Setup of quartz:
## ted
module ted
(
	input         clk,				 
	input         reset,
	input  [15:0] addr_in,
	output [15:0] addr_out,
	input   [7:0] data_in,
	output  [7:0] data_out,
	input         rw,
	output        cpuclk,			 
	output  [6:0] color,				 
	output        csync,
	output reg    hsync,
	output reg    vsync,
	output reg    hblank,
	output reg    vblank_out,
	input         wide,
	output        ce_pix,
	output        irq,
	output        ba,
	output reg    cs_io,
	output reg    cs_ram,
	output reg    cs0,
	output reg    cs1,
	output reg    aec,
	output  [4:0] snd,
	output        pal,
	input   [7:0] k,
	input   [1:0] tvmode,
	output        cpuenable			 
);
parameter TIMER1LO=6'h00;
parameter TIMER1HI=6'h01;
parameter TIMER2LO=6'h02;
parameter TIMER2HI=6'h03;
parameter TIMER3LO=6'h04;
parameter TIMER3HI=6'h05;
parameter CONTROL1=6'h06;
parameter CONTROL2=6'h07;
parameter KEYLATCH=6'h08;
parameter IRQ		=6'h09;
parameter IRQEN	=6'h0A;
parameter RASTER	=6'h0B;
parameter CURPOSHI=6'h0C;
parameter CURPOSLO=6'h0D;
parameter CH1FREQLO=6'h0E;
parameter CH2FREQLO=6'h0F;
parameter CH2FREQHI=6'h10;
parameter SOUNDCTRL=6'h11;
parameter BMAPBASE=6'h12;
parameter CHARBASE=6'h13;
parameter VIDEOBASE=6'h14;
parameter BGCOLOR0=6'h15;
parameter BGCOLOR1=6'h16;
parameter BGCOLOR2=6'h17;
parameter BGCOLOR3=6'h18;
parameter EXCOLOR=6'h19;
parameter CHARPOSRELOADHI=6'h1A;
parameter CHARPOSRELOADLO=6'h1B;
parameter VSCANPOSHI=6'h1C;
parameter VSCANPOSLO=6'h1D;
parameter HSCANPOS=6'h1E;
parameter FLASH_VERTSUB=6'h1F;
parameter ROMEN=6'h3E;
parameter RAMEN=6'h3F;
localparam IDLE=3'b000,THALT1=3'b001,THALT2=3'b010,THALT3=3'b011,TDMA=3'b100;
reg [2:0] dma_state,dma_nextstate;			 
reg [15:0] timer1,timer1_reload;													 
reg [15:0] timer2;																			 
reg [15:0] timer3;																			 
reg test,ecm,bmm,den,rsel;										 
reg [2:0] yscroll;																				 
reg bmm_reg,ecm_reg;																	 
reg reverse,stop,mcm,csel;									          
reg [2:0] xscroll;																				 
  ...
Size: about 1200 flip-flops, about 90 I/O pins, roughly 51000 um2 of cells after synthesis.
Settings: LEC_CHECK=0, CAP_MARGIN=25, CORE_ASPECT_RATIO=0.67, CORE_MARGIN=2, CORE_UTILIZATION=72, CTS_CLUSTER_DIAMETER=174, GPL_TIMING_DRIVEN=1, MAX_ROUTING_LAYER=met5, PLACE_DENSITY=0.35, SETUP_SLACK_MARGIN=0.92, SLEW_MARGIN=20, TNS_END_PERCENT=25; clock period 3.34 ns.
run.sh (not shown) runs the stock make flow with config.mk's settings and CLKGATE_MAP_FILE=.
quartz: it failed during global routing (5_1_grt), and the tool reported ODB-0269.
Input changes introduced in willow (baseline for comparison: quartz):
Settings: clearing CTS_CLUSTER_DIAMETER, which used to be 174; clearing MAX_ROUTING_LAYER, which used to be met5; clearing SETUP_SLACK_MARGIN, which used to be 0.92; swapping 25 for 20 in CAP_MARGIN; putting PLACE_DENSITY_LB_ADDON at 0.0 where nothing was set; clearing GPL_TIMING_DRIVEN, which used to be 1; clearing CORE_ASPECT_RATIO, which used to be 0.67; clearing PLACE_DENSITY, which used to be 0.35; clearing TNS_END_PERCENT, which used to be 25; swapping 3.34 for 6.13 in the clock period (ns, I/O delays scaled along).
==> comparison <==
The flow did not stop early for willow: all stages ran, and the layout cleared the timing, design-rule and antenna checks.
FAIL quartz @ global routing (5_1_grt): tool exited with error
The detailed placement HPWL of willow falls short of that of quartz by 16%.
Compared willow against quartz; die size within noise.
Overall die width in willow is 18% below quartz.
Edits applied to the flow inputs when going from willow to ember:
Settings: setting CTS_CLUSTER_DIAMETER to 358 for the first time; setting CTS_CLUSTER_SIZE to 22 for the first time.
- For number of distinct library cell variants in the gate-level netlist after synthesis, ember and willow come out practically identical.
- ember vs willow on total length of routed wires: ember is the lower one.
- ember does worse than willow on relative max-transition margin.
Here is what was changed in the inputs of tundra compared with ember.
Settings: SETUP_SLACK_MARGIN now 0.58, previously not set; CTS_CLUSTER_SIZE now 49, was 22; PLACE_DENSITY_LB_ADDON no longer set, was 0.0; CTS_CLUSTER_DIAMETER no longer set, was 358; the clock period (ns, I/O delays scaled along) now 3.31, was 6.13.
- tundra did not stop at any stage, and its layout met the timing, design-rule and antenna checks.
- Number of instances in the placed design of tundra exceeds that of ember by a few percent.
- Going from ember to tundra, pre-CTS setup slack down 1.57 ns; number of CTS-inserted buffers up 50; chip area in the Yosys report flat; peak fanout along the critical path down 1; hold slack down 0.020 ns.
- tundra ends up with a net total in the final layout that is 304 higher than in ember.
- Area added between synthesis and finish: lower on ember
- Sequential fraction of total cell area was higher in the run labelled ember.
Relative to tundra, the following input files were edited for onyx:
Settings: an added CORE_ASPECT_RATIO of 0.7; an added ABC_AREA of 1; an added HOLD_SLACK_MARGIN of 0.29; a change of SETUP_SLACK_MARGIN from 0.58 to 0.99; an added CTS_CLUSTER_DIAMETER of 365; an added PLACE_DENSITY of 0.39; an added TNS_END_PERCENT of 5; a change of CAP_MARGIN from 20 to 40; a change of CTS_CLUSTER_SIZE from 49 to 11; a change of SLEW_MARGIN from 20 to 40.
[summary]
- The final layouts of tundra and onyx pass the timing, design-rule and antenna checks.
- Changes observed in onyx relative to tundra: number of ordinary inverters in the final layout +940%, y dimension of the die -16%, tally of clock buffers in the finished layout -23%, post-route clock period utilization -2.7 points.

* * *

Starting RTL as in the previous note.
Settings: LEC_CHECK=0, CAP_MARGIN=25, CORE_ASPECT_RATIO=0.67, CORE_MARGIN=2, CORE_UTILIZATION=72, CTS_CLUSTER_DIAMETER=174, GPL_TIMING_DRIVEN=1, MAX_ROUTING_LAYER=met5, PLACE_DENSITY=0.66, SETUP_SLACK_MARGIN=0.41, SLEW_MARGIN=20, TNS_END_PERCENT=25; clock period 3.34 ns.
Edit:
--- a/flow/config.mk
+++ b/flow/config.mk
@@ -6,9 +6,9 @@
 export NUM_CORES = 4
 export LEC_CHECK = 0
-export CAP_MARGIN = 25
-export CORE_ASPECT_RATIO = 0.67
+export CAP_MARGIN = 15
+export CORE_ASPECT_RATIO = 1.16
 export CORE_MARGIN = 2
 export CORE_UTILIZATION = 72
-export CTS_CLUSTER_DIAMETER = 174
+export CTS_CLUSTER_DIAMETER = 395
 export GPL_TIMING_DRIVEN = 1
 export MAX_ROUTING_LAYER = met5
After rerunning: Wire length falls by a few percent. Flip-flop count is unchanged. Final area rises slightly. Global-route usage goes down by 2.6 points. Area after synthesis does not change.
Edit:
==> flow/config.mk (replaced) <==
export PLATFORM = sky130hd
export DESIGN_NAME = ted
export DESIGN_NICKNAME = ted
export VERILOG_FILES = /design/flow/design.v
export SDC_FILE = /design/flow/constraint.sdc
export NUM_CORES = 4
export LEC_CHECK = 0
export CAP_MARGIN = 20
export CORE_MARGIN = 2
export CORE_UTILIZATION = 40
export SLEW_MARGIN = 20
==> flow/constraint.sdc (replaced) <==
create_clock -name core_clock -period 5.95 [get_ports {clk}]
set_input_delay 1.1900 -clock core_clock [delete_from_list [all_inputs] [get_ports {clk}]]
set_output_delay 1.1900 -clock core_clock [all_outputs]
set_load 0.01 [all_outputs]
Effect: Setup slack gets better by 1.3 ns; total power goes down by about 40%; routed wire length drops by 6.7%; global-route usage shrinks by 22 points; count of clock-buffer cells in the layout is higher by 28; via count came out lower by 9.7%; clock skew drops by 0.030 ns; utilization fell by 37 points; critical path depth is unchanged; cell area barely changes.

* * *

Starting RTL as in the previous note.
Settings: LEC_CHECK=0, CAP_MARGIN=0, CORE_MARGIN=2, CORE_UTILIZATION=72, CTS_CLUSTER_DIAMETER=33, CTS_CLUSTER_SIZE=45, PLACE_DENSITY=0.64, SETUP_SLACK_MARGIN=0.66, SLEW_MARGIN=20, TNS_END_PERCENT=10; clock period 3.35 ns.
The first run reached the layout checks and failed them: setup timing.
Rerun with:
Settings changed: CAP_MARGIN 0 to 20, CTS_CLUSTER_DIAMETER 33 to not set, CTS_CLUSTER_SIZE 45 to not set, PLACE_DENSITY 0.64 to not set, SETUP_SLACK_MARGIN 0.66 to 0.85, TNS_END_PERCENT 10 to not set.
Clock period 3.35 ns to 3.39 ns, I/O delays scaled along.
This time the run ran to the end with no violations.
Wire length shrinks by about 20%.
Setup slack gets better by 400 ps.
Global-route usage went down by 9.1 points.
Rerun with:
Settings changed: CORE_UTILIZATION 72 to 14, SETUP_SLACK_MARGIN 0.85 to not set.
Clock period 3.39 ns to 15.0 ns, I/O delays scaled along.
Synthesized area is unchanged.
Critical path depth fell by 6.
Global-route usage fell by 36 points.
Clock skew fell by 18 ps.
Worst hold slack is worse by 59 ps.
Sequential share of layout area fell by 1.2 points.
Design area rose by 2.9%.
Rerun with:
Settings changed: CORE_UTILIZATION 14 to 40, CTS_CLUSTER_DIAMETER set to 332, GPL_TIMING_DRIVEN set to 0.
Clock period 15.0 ns to 10.0 ns, I/O delays scaled along.
Result: Final area fell by a few percent. Die area came out lower by well over a third. Routed wire length rose by about a fifth. Total power increases by well over a third. First-iteration DRC count goes up by a few percent. Critical path depth grows by 1. Non-clock buffer count grows by 426.
Rerun with:
Settings changed: CTS_CLUSTER_DIAMETER 332 to not set, GPL_TIMING_DRIVEN 0 to not set.
Clock period 10.0 ns to 3.5 ns, I/O delays scaled along.
- global-route usage is lower by 4.8 points
- clock-buffer cell count is higher by 2
- register-to-register slack is worse by 4700 ps
- power is higher to 2.8 times its value
- final area is higher by 0.77%

* * *

== north ==
Starting RTL as in the previous note.
Settings: LEC_CHECK=0, ABC_AREA=1, CAP_MARGIN=40, CORE_ASPECT_RATIO=0.7, CORE_MARGIN=2, CORE_UTILIZATION=72, CTS_CLUSTER_DIAMETER=365, CTS_CLUSTER_SIZE=11, HOLD_SLACK_MARGIN=0.29, PLACE_DENSITY=0.39, SETUP_SLACK_MARGIN=0.99, SLEW_MARGIN=20, TNS_END_PERCENT=5; clock period 3.31 ns.
north has completed all stages; timing, DRC and antenna checks passed.
Input changes introduced in south (baseline for comparison: north):
Settings: changing CAP_MARGIN from 40 to 20; removing HOLD_SLACK_MARGIN (formerly 0.29); removing SETUP_SLACK_MARGIN (formerly 0.99); removing CTS_CLUSTER_DIAMETER (formerly 365); removing TNS_END_PERCENT (formerly 5); removing CTS_CLUSTER_SIZE (formerly 11); changing CORE_UTILIZATION from 72 to 59; removing CORE_ASPECT_RATIO (formerly 0.7); removing ABC_AREA (formerly 1); removing PLACE_DENSITY (formerly 0.39); changing the clock period (ns, I/O delays scaled along) from 3.31 to 5.27.
[summary]
- south completed every stage of the flow, and the final layout passed the timing, design-rule and antenna checks.
- Run comparison: north worst setup path endpoint addr_out_reg[13]$_SDFFE_PP0N_; south worst setup path endpoint snd[3]
- Higher post-layout worst setup margin goes to south over north.
- Taking north as the reference, in south data arrival at the endpoint of the critical path shrank by 0.45 ns; routed via count shrank by 7793.
- south reports its slowest cell on the critical path as sky130_fd_sc_hd__clkdlybuf4s50_1 while north reports sky130_fd_sc_hd__nor2_1.
For east, these inputs were changed with respect to south:
Settings: ABC_AREA newly set to 1; CORE_UTILIZATION changed from 59 to 62; the clock period (ns, I/O delays scaled along) changed from 5.27 to 8.2.
## What came out
NOTE: total vias in the final route in east exceeds that of south
The proportion of power drawn by combinational gates reported for east is greater than that of south by 0.6 points.
Compared with south, in east sequential share of cell area now larger, total of clock buffers placed in the layout decreased by 9 relative to the old numbers, xor/xnor cell area share of the yosys netlist decreased by 0.63 points relative to the old numbers, routed wire length higher, initial antenna violation count went up by 4.
The higher cell count of south and east is in east.
Input-level comparison between west and east:
Settings: setting SETUP_SLACK_MARGIN to 0.5 for the first time; changing CORE_UTILIZATION from 62 to 70; removing ABC_AREA (formerly 1); changing the clock period (ns, I/O delays scaled along) from 8.2 to 3.73.
## What came out
- Total length of routed wires: west worse than east
- Diff west..east | final number of max-transition violations | unchanged
- Final hold slack was higher in west than in east.
- Relative to east, the total power measured on west has increased by more than 100%.
- Largest fanout on the critical path in west is 3 lower than in east
- Diff west and east: total number of vias higher in west
- Number of buffers and inverters on the critical path: west higher than east
Input-level comparison between middle and west:
Settings: SETUP_SLACK_MARGIN: 0.5 -> 0.64; CTS_CLUSTER_SIZE: unset -> 43; CAP_MARGIN: 20 -> 0; the clock period (ns, I/O delays scaled along): 3.73 -> 3.31.
==> comparison <==
Looking only at via count, and setting everything else aside, the lower value of middle and west goes to middle. Cmp middle vs west: clock buffer count in the final layout higher in middle. Against west as the reference, middle delivers a higher global placer's final weighted congestion. west → middle: number of buffers inserted by post-CTS setup repair higher, number of antenna violations at the first check in global routing grew by 1. Final setup slack of the worst path (lower): middle.
No activity file was given, so power comes from the tool's default toggle rates.
